## build 82
==> flow/design.v (excerpt) <==
module cordic_rot_top (
    input logic clk,
    input logic rst_n,
    input logic in_valid,
    output logic in_ready,
    input logic signed [15:0] x_start,
    input logic signed [15:0] y_start,
    input logic signed [31:0] angle,
    output logic out_valid,
    input logic out_ready,
    output logic signed [15:0] cosine,
    output logic signed [15:0] sine
);
Size: ~19000 cells after synthesis, ~1200 flip-flops, ~100 I/O pins.
clock: 6.81 ns
lec_check: 0
abc_area: 1
cap_margin: 20
cell_pad_in_sites_detail_placement: 0
core_margin: 2
core_utilization: 72
cts_cluster_diameter: 27
cts_cluster_size: 13
gpl_timing_driven: 1
place_density_lb_addon: 0.23
setup_slack_margin: 1.54
slew_margin: 20
tns_end_percent: 75
run.sh (not shown) runs the stock make flow with config.mk's settings and CLKGATE_MAP_FILE=.
Layout checks on build 82: not met. Flow itself completed; violations: setup timing.
For build 8, these inputs were changed with respect to build 82:
Settings: GPL_TIMING_DRIVEN removed (was 1); TNS_END_PERCENT removed (was 75); PLACE_DENSITY_LB_ADDON removed (was 0.23); SETUP_SLACK_MARGIN removed (was 1.54); CELL_PAD_IN_SITES_DETAIL_PLACEMENT removed (was 0); CTS_CLUSTER_SIZE changed from 13 to 23; ABC_AREA removed (was 1); CTS_CLUSTER_DIAMETER removed (was 27); the clock period (ns, I/O delays scaled along) changed from 6.81 to 6.07.
--- outcome ---
- Delta (build 8 minus build 82): buffer count excluding the clock tree in the final layout picked up an extra 106; flip-flop count neither gained nor lost much.
- Looking at synthesized area across build 8 and build 82, the one that comes out higher is build 82.
- The runs compared here, build 82 and build 8, all ended either early or with open violations.
- Measured against each other, build 8 and build 82 differ in number of iterations in the first detailed-routing pass, the lower figure coming from build 8.
- In the final reports, the cell area of build 8 is smaller than that of build 82.
- Build 8 has number of buffers inserted by post-CTS setup repair below what build 82 had.
- Amount of wire on met3 after detailed routing (higher): build 82
- Between build 8 and build 82, the final wirelength is lower for build 8.
- Routed length per placed instance delta for build 8 relative to build 82: about 1.2% higher
- Compared with build 82, build 8 shows a lower width of the chip.
- Run comparison: build 82 slowest cell on the critical path fa_1; build 8 slowest cell on the critical path dfrtp_2
Modified inputs, build 87 compared to build 8
Settings: MAX_ROUTING_LAYER newly set to met4; GPL_TIMING_DRIVEN newly set to 0; CORE_ASPECT_RATIO newly set to 0.61; CORE_UTILIZATION changed from 72 to 40; CTS_CLUSTER_SIZE removed (was 23); the clock period (ns, I/O delays scaled along) changed from 6.07 to 8.5.
## What came out
Compared build 87 vs build 8, and number of cell instances on the worst register-to-register path is up in build 87. For number of buffers inserted by post-CTS setup repair, dividing the value from build 87 by the value from build 8 gives 1.3. Changes observed in build 87 relative to build 8: overall track demand over capacity in global routing went down 9.5 points, post-route worst setup slack shows an increase of 1.88 ns. When build 87 is set beside build 8, its number of inserted filler cells in the final layout turns out to be 16200 larger. Standard cell with the maximum stage delay on the critical path = dfrtp_2: build 8; standard cell with the maximum stage delay on the critical path = dfrtp_4: build 87. Build 87 did not stop at any stage, and its layout met the timing, DRC and antenna checks. In the metrics for build 8 and build 87, the one carrying the higher total number of placement rows is build 87.
The following lists how build 5 was set up differently from build 87:
Settings: a deleted GPL_TIMING_DRIVEN that had been 0; a deleted CORE_ASPECT_RATIO that had been 0.61; an added CTS_CLUSTER_DIAMETER of 50; an added PLACE_DENSITY_LB_ADDON of 0.19; an added CELL_PAD_IN_SITES_GLOBAL_PLACEMENT of 1; an added SETUP_SLACK_MARGIN of -0.36.
Findings:
Every run in build 87 and build 5 closed cleanly, with the single exception of build 5.
When build 5 is set beside build 87, its via total after detailed routing turns out to be 7.9% smaller.
In the metrics for build 87 and build 5, the one carrying the higher count of filler cells inserted in the layout is build 5.
Changes observed in build 5 relative to build 87: minimum hold slack shrank by 0.0081 ns; non-clock buffer instance count of the final layout fell by 357; clock-buffer cell count +about 65%; wire length reported by the detailed router decreased by 84 mm relative to the old numbers; biggest fanout along the worst timing path down 1.

---

oak:
Starting RTL as in the previous note.
Settings: LEC_CHECK=0, CAP_MARGIN=20, CELL_PAD_IN_SITES_GLOBAL_PLACEMENT=2, CORE_ASPECT_RATIO=0.5, CORE_MARGIN=2, CORE_UTILIZATION=57, CTS_CLUSTER_DIAMETER=387, CTS_CLUSTER_SIZE=100, GPL_ROUTABILITY_DRIVEN=0, SLEW_MARGIN=20, TNS_END_PERCENT=30; clock period 8.5 ns.
As the logs show, oak stopped at global placement without I/O (3_1_place_gp_skip_io) after a tool error, so it never reached the end of the flow.
Relative to oak, the following input files were edited for pine:
==> flow/config.mk <==
export PLATFORM = sky130hd
export DESIGN_NAME = cordic_rot_top
export DESIGN_NICKNAME = cordic_rot_top
export VERILOG_FILES = /design/flow/design.v
export SDC_FILE = /design/flow/constraint.sdc
export NUM_CORES = 4
export LEC_CHECK = 0
export ABC_AREA = 1
export CAP_MARGIN = 20
export CORE_ASPECT_RATIO = 1.41
export CORE_MARGIN = 2
export CORE_UTILIZATION = 40
export CTS_CLUSTER_DIAMETER = 68
export GPL_TIMING_DRIVEN = 0
export MAX_ROUTING_LAYER = met5
export SLEW_MARGIN = 30
--- outcome ---
- pine closes out successfully: all stages finished, all timing, DRC and antenna checks passed.
- The floorplan die height in pine sits 360 µm above the value recorded for oak.
- pine vs oak: cell total in the yosys stat output up
- pine against oak; number of standard cells after synthesis is up by more than a quarter.
- Taking oak as the reference, in pine post-synthesis simple-gate area fraction grew by 14 points; number of cell rows moved up; share of synthesized cell area in and-or and or-and compound cells dropped 5.8 points; area of the core went up.
--- input diff pine..birch ---
==> flow/config.mk <==
export PLATFORM = sky130hd
export DESIGN_NAME = cordic_rot_top
export DESIGN_NICKNAME = cordic_rot_top
export VERILOG_FILES = /design/flow/design.v
export SDC_FILE = /design/flow/constraint.sdc
export NUM_CORES = 4
export LEC_CHECK = 0
export CAP_MARGIN = 20
export CORE_MARGIN = 2
export CORE_UTILIZATION = 72
export CTS_CLUSTER_DIAMETER = 79
export SETUP_SLACK_MARGIN = 1.47
export SLEW_MARGIN = 20
==> flow/constraint.sdc <==
create_clock -name core_clock -period 4.99 [get_ports {clk}]
set_input_delay 0.9980 -clock core_clock [delete_from_list [all_inputs] [get_ports {clk}]]
set_output_delay 0.9980 -clock core_clock [all_outputs]
set_load 0.01 [all_outputs]
Results
- [birch] flow finished | final checks: failed | reasons: negative setup slack
- Comparing birch and pine, the lower area of the die was measured on birch.
- birch against pine: sequential cell area now sits higher.
--- input diff birch..maple ---
-- flow/config.mk --
<<< birch, line 8
export CAP_MARGIN = 20
export CORE_MARGIN = 2
export CORE_UTILIZATION = 72
export CTS_CLUSTER_DIAMETER = 79
export SETUP_SLACK_MARGIN = 1.47
export SLEW_MARGIN = 20
>>> maple, line 8
export CAP_MARGIN = 20
export CORE_MARGIN = 2
export CORE_UTILIZATION = 40
export SLEW_MARGIN = 20
==> flow/constraint.sdc <==
create_clock -name core_clock -period 8.39 [get_ports {clk}]
set_input_delay 1.6780 -clock core_clock [delete_from_list [all_inputs] [get_ports {clk}]]
set_output_delay 1.6780 -clock core_clock [all_outputs]
set_load 0.01 [all_outputs]
--- outcome ---
Taking birch as 1.0, maple lands at 1.14 on maximum number of pins on one net before global-route repair.
When the final numbers for maple and birch were put side by side, the worst hold slack turned out to be smaller in birch.
Global-route wire length before repair, maple vs birch: down by more than 10%
maple closes out successfully: all stages finished, all timing, DRC and antenna checks passed.
No crash in birch: every stage finished, but the layout fails its final checks due to negative setup slack.

---

red:
cordic_rot_top again, from the RTL that the note above started with.
export LEC_CHECK = 0
export ABC_AREA = 1
export CAP_MARGIN = 20
export CELL_PAD_IN_SITES_DETAIL_PLACEMENT = 0
export CORE_MARGIN = 2
export CORE_UTILIZATION = 72
export CTS_CLUSTER_DIAMETER = 29
export CTS_CLUSTER_SIZE = 13
export GPL_TIMING_DRIVEN = 1
export PLACE_DENSITY_LB_ADDON = 0.23
export SETUP_SLACK_MARGIN = 1.54
export SLEW_MARGIN = 20
export TNS_END_PERCENT = 75
create_clock -name core_clock -period 6.81 [get_ports {clk}]
[flow] red | stages: complete | final checks: fail | reason: negative setup slack
## Diff of input files: blue against red
- removing CTS_CLUSTER_SIZE (formerly 13)
- removing CELL_PAD_IN_SITES_DETAIL_PLACEMENT (formerly 0)
- removing CTS_CLUSTER_DIAMETER (formerly 29)
- removing GPL_TIMING_DRIVEN (formerly 1)
- removing ABC_AREA (formerly 1)
- removing PLACE_DENSITY_LB_ADDON (formerly 0.23)
- changing CORE_UTILIZATION from 72 to 63
- removing TNS_END_PERCENT (formerly 75)
- removing SETUP_SLACK_MARGIN (formerly 1.54)
- changing the clock period (ns, I/O delays scaled along) from 6.81 to 8.39
Results
Finished, but not clean: blue, with negative setup slack.
Non-clock buffer count shrinks by more than a quarter when moving from red to blue.
On setup slack, blue does better than red.
Status: max-slew headroom at the worst pin parity (red, blue)
End point of the critical path = sine[6]: red; end point of the critical path = cosine[15]: blue
Re I/O pin count: no difference whatsoever between red and blue.
Changes in green relative to blue:
- an added PLACE_DENSITY_LB_ADDON of 0.27
- an added CTS_CLUSTER_DIAMETER of 94
- an added TNS_END_PERCENT of 50
- an added CTS_CLUSTER_SIZE of 23
- an added SETUP_SLACK_MARGIN of 1.2
- a change of CORE_UTILIZATION from 63 to 72
- a change of the clock period (ns, I/O delays scaled along) from 8.39 to 4.29
==> comparison <==
Number of well taps was lower in the run labelled green. Finished, but not clean: blue, with negative setup slack. green finished all stages; layout check result: FAIL, due to negative setup slack. Going from blue to green, post-route core utilization went up, accumulated negative setup slack went down, cell depth of the worst flop-to-flop path went down. Between blue and green, the difference in post-synth area from yosys stat is negligible. For horizontal die dimension, dividing the value from blue by the value from green gives 1.07. On routed wire length on met2: between blue and green, it ends up lower for blue. Comparing blue and green, the higher floorplan die area is on blue.
Changes in orange relative to green:
- SETUP_SLACK_MARGIN changed from 1.2 to 0.92
- PLACE_DENSITY_LB_ADDON removed (was 0.27)
- CTS_CLUSTER_SIZE changed from 23 to 43
- CTS_CLUSTER_DIAMETER changed from 94 to 27
- CAP_MARGIN changed from 20 to 15
- TNS_END_PERCENT removed (was 50)
- HOLD_SLACK_MARGIN newly set to -0.1
- the clock period (ns, I/O delays scaled along) changed from 4.29 to 7.06
- | orange | all stages done | FAIL | negative setup slack |
- | green | all stages done | FAIL | negative setup slack |
- Wire length on met3 is higher on green
- The lower clock-buffer cell count of green and orange is in green.
- Diff green and orange: net count of the finished layout lower in orange
- Total routed wirelength: orange vs green down 20000 um
